## DotProduct
module DotProduct(  
  input         clock,  
  input  [7:0]  io_a_0,
  input  [7:0]  io_a_1,
  input  [7:0]  io_a_2,
  input  [7:0]  io_a_3,
  input  [7:0]  io_a_4,
  input  [7:0]  io_a_5,
  input  [7:0]  io_a_6,
  input  [7:0]  io_a_7,
  input  [7:0]  io_a_8,
  input  [7:0]  io_a_9,
  input  [7:0]  io_a_10,
  input  [7:0]  io_a_11,
  input  [7:0]  io_a_12,
  input  [7:0]  io_a_13,
  input  [7:0]  io_a_14,
  input  [7:0]  io_a_15,
  input  [7:0]  io_b_0,  
  input  [7:0]  io_b_1,  
  input  [7:0]  io_b_2,  
  input  [7:0]  io_b_3,  
  input  [7:0]  io_b_4,  
  input  [7:0]  io_b_5,  
  input  [7:0]  io_b_6,  
  input  [7:0]  io_b_7,  
  input  [7:0]  io_b_8,  
  input  [7:0]  io_b_9,  
  input  [7:0]  io_b_10,  
  input  [7:0]  io_b_11,  
  input  [7:0]  io_b_12,  
  input  [7:0]  io_b_13,  
  input  [7:0]  io_b_14,  
  input  [7:0]  io_b_15,  
  output [20:0] io_y  
);
  wire  m_0_clock;  
  wire [7:0] m_0_io_a;  
  wire [7:0] m_0_io_b;  
  wire [15:0] m_0_io_c;  
  wire [16:0] m_0_io_y;  
  wire  m_1_clock;  
  wire [7:0] m_1_io_a;  
  wire [7:0] m_1_io_b;  
  wire [15:0] m_1_io_c;  
  wire [16:0] m_1_io_y;  
  wire  m_2_clock;  
  wire [7:0] m_2_io_a;  
  wire [7:0] m_2_io_b;  
  wire [15:0] m_2_io_c;  
  wire [16:0] m_2_io_y;  
  wire  m_3_clock;  
  wire [7:0] m_3_io_a;  
  wire [7:0] m_3_io_b;  
  wire [15:0] m_3_io_c;  
  wire [16:0] m_3_io_y;  
  wire  m_4_clock;  
  wire [7:0] m_4_io_a;  
  wire [7:0] m_4_io_b;  
  wire [15:0] m_4_io_c;  
  wire [16:0] m_4_io_y;  
  wire  m_5_clock;  
  wire [7:0] m_5_io_a;  
  wire [7:0] m_5_io_b;  
  wire [15:0] m_5_io_c;  
  wire [16:0] m_5_io_y;  
  wire  m_6_clock;  
  wire [7:0] m_6_io_a;  
  wire [7:0] m_6_io_b;  
  wire [15:0] m_6_io_c;  
  wire [16:0] m_6_io_y;  
  wire  m_7_clock;  
  wire [7:0] m_7_io_a;  
  wire [7:0] m_7_io_b;  
  wire [15:0] m_7_io_c;  
  wire [16:0] m_7_io_y;  
  wire  m_8_clock;  
  wire [7:0] m_8_io_a;  
  wire [7:0] m_8_io_b;  
  wire [15:0] m_8_io_c;  
  wire [16:0] m_8_io_y;  
  wire  m_9_clock;  
  wire [7:0] m_9_io_a;  
  wire [7:0] m_9_io_b;  
  wire [15:0] m_9_io_c;  
  wire [16:0] m_9_io_y;  
  wire  m_10_clock;  
  wire [7:0] m_10_io_a;  
  ...
==> flow/config.mk <==
export PLATFORM = sky130hd
export DESIGN_NAME = DotProduct
export DESIGN_NICKNAME = DotProduct
export VERILOG_FILES = /design/flow/design.v
export SDC_FILE = /design/flow/constraint.sdc
export NUM_CORES = 4
export LEC_CHECK = 0
export CAP_MARGIN = 20
export CELL_PAD_IN_SITES_GLOBAL_PLACEMENT = 2
export CORE_MARGIN = 3
export CORE_UTILIZATION = 40
export CTS_CLUSTER_DIAMETER = 54
export MIN_ROUTING_LAYER = met2
export PLACE_DENSITY_LB_ADDON = 0.04
export SLEW_MARGIN = 0
==> flow/constraint.sdc <==
create_clock -name core_clock -period 4.94 [get_ports {clock}]
set_input_delay 0.9880 -clock core_clock [delete_from_list [all_inputs] [get_ports {clock}]]
set_output_delay 0.9880 -clock core_clock [all_outputs]
set_load 0.01 [all_outputs]
run.sh (not shown) runs the stock make flow with config.mk's settings and CLKGATE_MAP_FILE=.
The baseline completed with no timing, DRC or antenna violations.
==> next run, changes <==
CELL_PAD_IN_SITES_GLOBAL_PLACEMENT = default   (was 2)
CORE_MARGIN = 2   (was 3)
CORE_UTILIZATION = 62   (was 40)
CTS_CLUSTER_DIAMETER = default   (was 54)
MIN_ROUTING_LAYER = default   (was met2)
PLACE_DENSITY_LB_ADDON = default   (was 0.04)
SLEW_MARGIN = 20   (was 0)
clock period = 5.22 ns   (was 4.94 ns; I/O delays follow)
Effect:
- The changed run finished with timing, DRC and antenna clean
- synthesized area is unchanged
- cell count is lower by a little under a tenth
- setup slack gains 0.13 ns
- worst hold slack is about the same
- cell area drops by a few percent
- via count is lower by a quarter to a third
- flip-flop count is unchanged

========
Setup of build 57:
DotProduct again, from the RTL that the note above started with.
Design DotProduct, start of the top module:
module DotProduct(  
  input         clock,  
  input  [7:0]  io_a_0,
  input  [7:0]  io_a_1,
  input  [7:0]  io_a_2,
  input  [7:0]  io_a_3,
  input  [7:0]  io_a_4,
  input  [7:0]  io_a_5,
  input  [7:0]  io_a_6,
  input  [7:0]  io_a_7,
  input  [7:0]  io_a_8,
  input  [7:0]  io_a_9,
  input  [7:0]  io_a_10,
  input  [7:0]  io_a_11,
  input  [7:0]  io_a_12,
  input  [7:0]  io_a_13,
  input  [7:0]  io_a_14,
  input  [7:0]  io_a_15,
  input  [7:0]  io_b_0,  
  input  [7:0]  io_b_1,  
  input  [7:0]  io_b_2,  
  input  [7:0]  io_b_3,  
  input  [7:0]  io_b_4,  
  input  [7:0]  io_b_5,  
  input  [7:0]  io_b_6,  
  input  [7:0]  io_b_7,  
  input  [7:0]  io_b_8,  
  input  [7:0]  io_b_9,  
  input  [7:0]  io_b_10,  
  input  [7:0]  io_b_11,  
  input  [7:0]  io_b_12,  
  input  [7:0]  io_b_13,  
  input  [7:0]  io_b_14,  
  input  [7:0]  io_b_15,  
  output [20:0] io_y  
);
  wire  m_0_clock;  
  wire [7:0] m_0_io_a;  
  wire [7:0] m_0_io_b;  
  wire [15:0] m_0_io_c;  
  wire [16:0] m_0_io_y;  
  wire  m_1_clock;  
  wire [7:0] m_1_io_a;  
  wire [7:0] m_1_io_b;  
  wire [15:0] m_1_io_c;  
  wire [16:0] m_1_io_y;  
  wire  m_2_clock;  
  wire [7:0] m_2_io_a;  
  wire [7:0] m_2_io_b;  
  wire [15:0] m_2_io_c;  
  wire [16:0] m_2_io_y;  
  wire  m_3_clock;  
  wire [7:0] m_3_io_a;  
  wire [7:0] m_3_io_b;  
  wire [15:0] m_3_io_c;  
  wire [16:0] m_3_io_y;  
  wire  m_4_clock;  
  wire [7:0] m_4_io_a;  
  wire [7:0] m_4_io_b;  
  wire [15:0] m_4_io_c;  
  wire [16:0] m_4_io_y;  
  wire  m_5_clock;  
  wire [7:0] m_5_io_a;  
  wire [7:0] m_5_io_b;  
  wire [15:0] m_5_io_c;  
  wire [16:0] m_5_io_y;  
  wire  m_6_clock;  
  wire [7:0] m_6_io_a;  
  wire [7:0] m_6_io_b;  
  ...
Settings: LEC_CHECK=0, ABC_AREA=1, CAP_MARGIN=30, CORE_ASPECT_RATIO=1.05, CORE_MARGIN=7, CORE_UTILIZATION=46, CTS_CLUSTER_SIZE=16, GPL_TIMING_DRIVEN=0, MAX_ROUTING_LAYER=met4, MIN_ROUTING_LAYER=met1, SLEW_MARGIN=40, TNS_END_PERCENT=95; clock period 5.0 ns.
> inputs changed (build 57 -> build 95)
Settings: changing CORE_MARGIN from 7 to 2; removing MIN_ROUTING_LAYER (formerly met1); changing SLEW_MARGIN from 40 to 10; removing ABC_AREA (formerly 1); removing CTS_CLUSTER_SIZE (formerly 16); removing CORE_ASPECT_RATIO (formerly 1.05); changing CORE_UTILIZATION from 46 to 72; removing TNS_END_PERCENT (formerly 95); changing GPL_TIMING_DRIVEN from 0 to 1; changing the clock period (ns, I/O delays scaled along) from 5.0 to 3.77.
Across build 57 and build 95, a clean result was obtained everywhere but in build 95. The flow completed for build 95, but it is not clean: the layout still shows setup timing. Build 95 vs build 57 — portion of total power attributed to the clock network dropped 3.0 points. Shortest clock period the worst path allows after layout ended up 11 ps lower on build 95 than on build 57. Of build 57 and build 95, the run reporting the higher post-CTS clock slew at the launch and capture registers of the worst setup and hold paths was build 95. Between build 57 and build 95, overall global routing resource usage is lower for build 57, build 95 comes in above that. Changes observed in build 95 relative to build 57: final period utilization higher; final-layout worst hold slack higher; layout overhead on the synthesized area higher; smallest setup slack after layout lower. Max sequential portion of the cell area across build 57 and build 95: build 95. Re total area of multi-input combinational cells: build 95 is 2800 um^2 up on build 57. STATUS worst slack after detailed placement: build 95 loses against build 57.
Changes in build 79 relative to build 95:
Settings: changing SLEW_MARGIN from 10 to 20; setting CTS_CLUSTER_DIAMETER to 361 for the first time; removing GPL_TIMING_DRIVEN (formerly 1); changing the clock period (ns, I/O delays scaled along) from 3.77 to 3.79.
Notes after the runs:
Looking at build 95 and build 79, the number of standard cells in the final layout excluding fillers is a wash.
Nothing crashed in build 79 and all stages finished; the problem is that the final layout failed, the offending checks being setup timing.
Summary of the comparison: hold slack is lower in build 79, relative to build 95.
Between build 79 and build 95, it is build 79 whose biggest fanout along the worst timing path is higher, by 1.
Build 79 vs. build 95: fmax went up by about 2.8%, part of the power in combinational logic -0.5 points, number of cell instances after yosys synthesis now sits at about the same level.
Build 95 -> build 79: clock-buffer cell count increased by more than 10%
Between build 95 and build 79, the design area does not differ in any meaningful way.
Build 79 against build 95: met1 wire length fell 1.1%, number of detailed-routing iterations run before antenna repair rose by 4.
#### Input delta (build 76 over build 79)
Settings: a deleted CTS_CLUSTER_DIAMETER that had been 361; a change of CAP_MARGIN from 30 to 20; a change of CORE_UTILIZATION from 72 to 69; a change of the clock period (ns, I/O delays scaled along) from 3.79 to 4.11.
Results
Build 76 -> stages 100% | layout checks FAIL | setup timing
The critical path startpoint comes out m_0.rA[3] in one run and m_0.rA[2] in the other, namely in build 76 and build 79 respectively.
Fraction of area in clock buffers and inverters of build 76 is on par with build 79.
Looking only at count of endpoints failing setup in the final report, and setting everything else aside, the lower value of build 76 and build 79 goes to build 76.
Higher count of clock-buffer cells in the layout goes to build 76 over build 79.
No activity file was given, so power comes from the tool's default toggle rates.
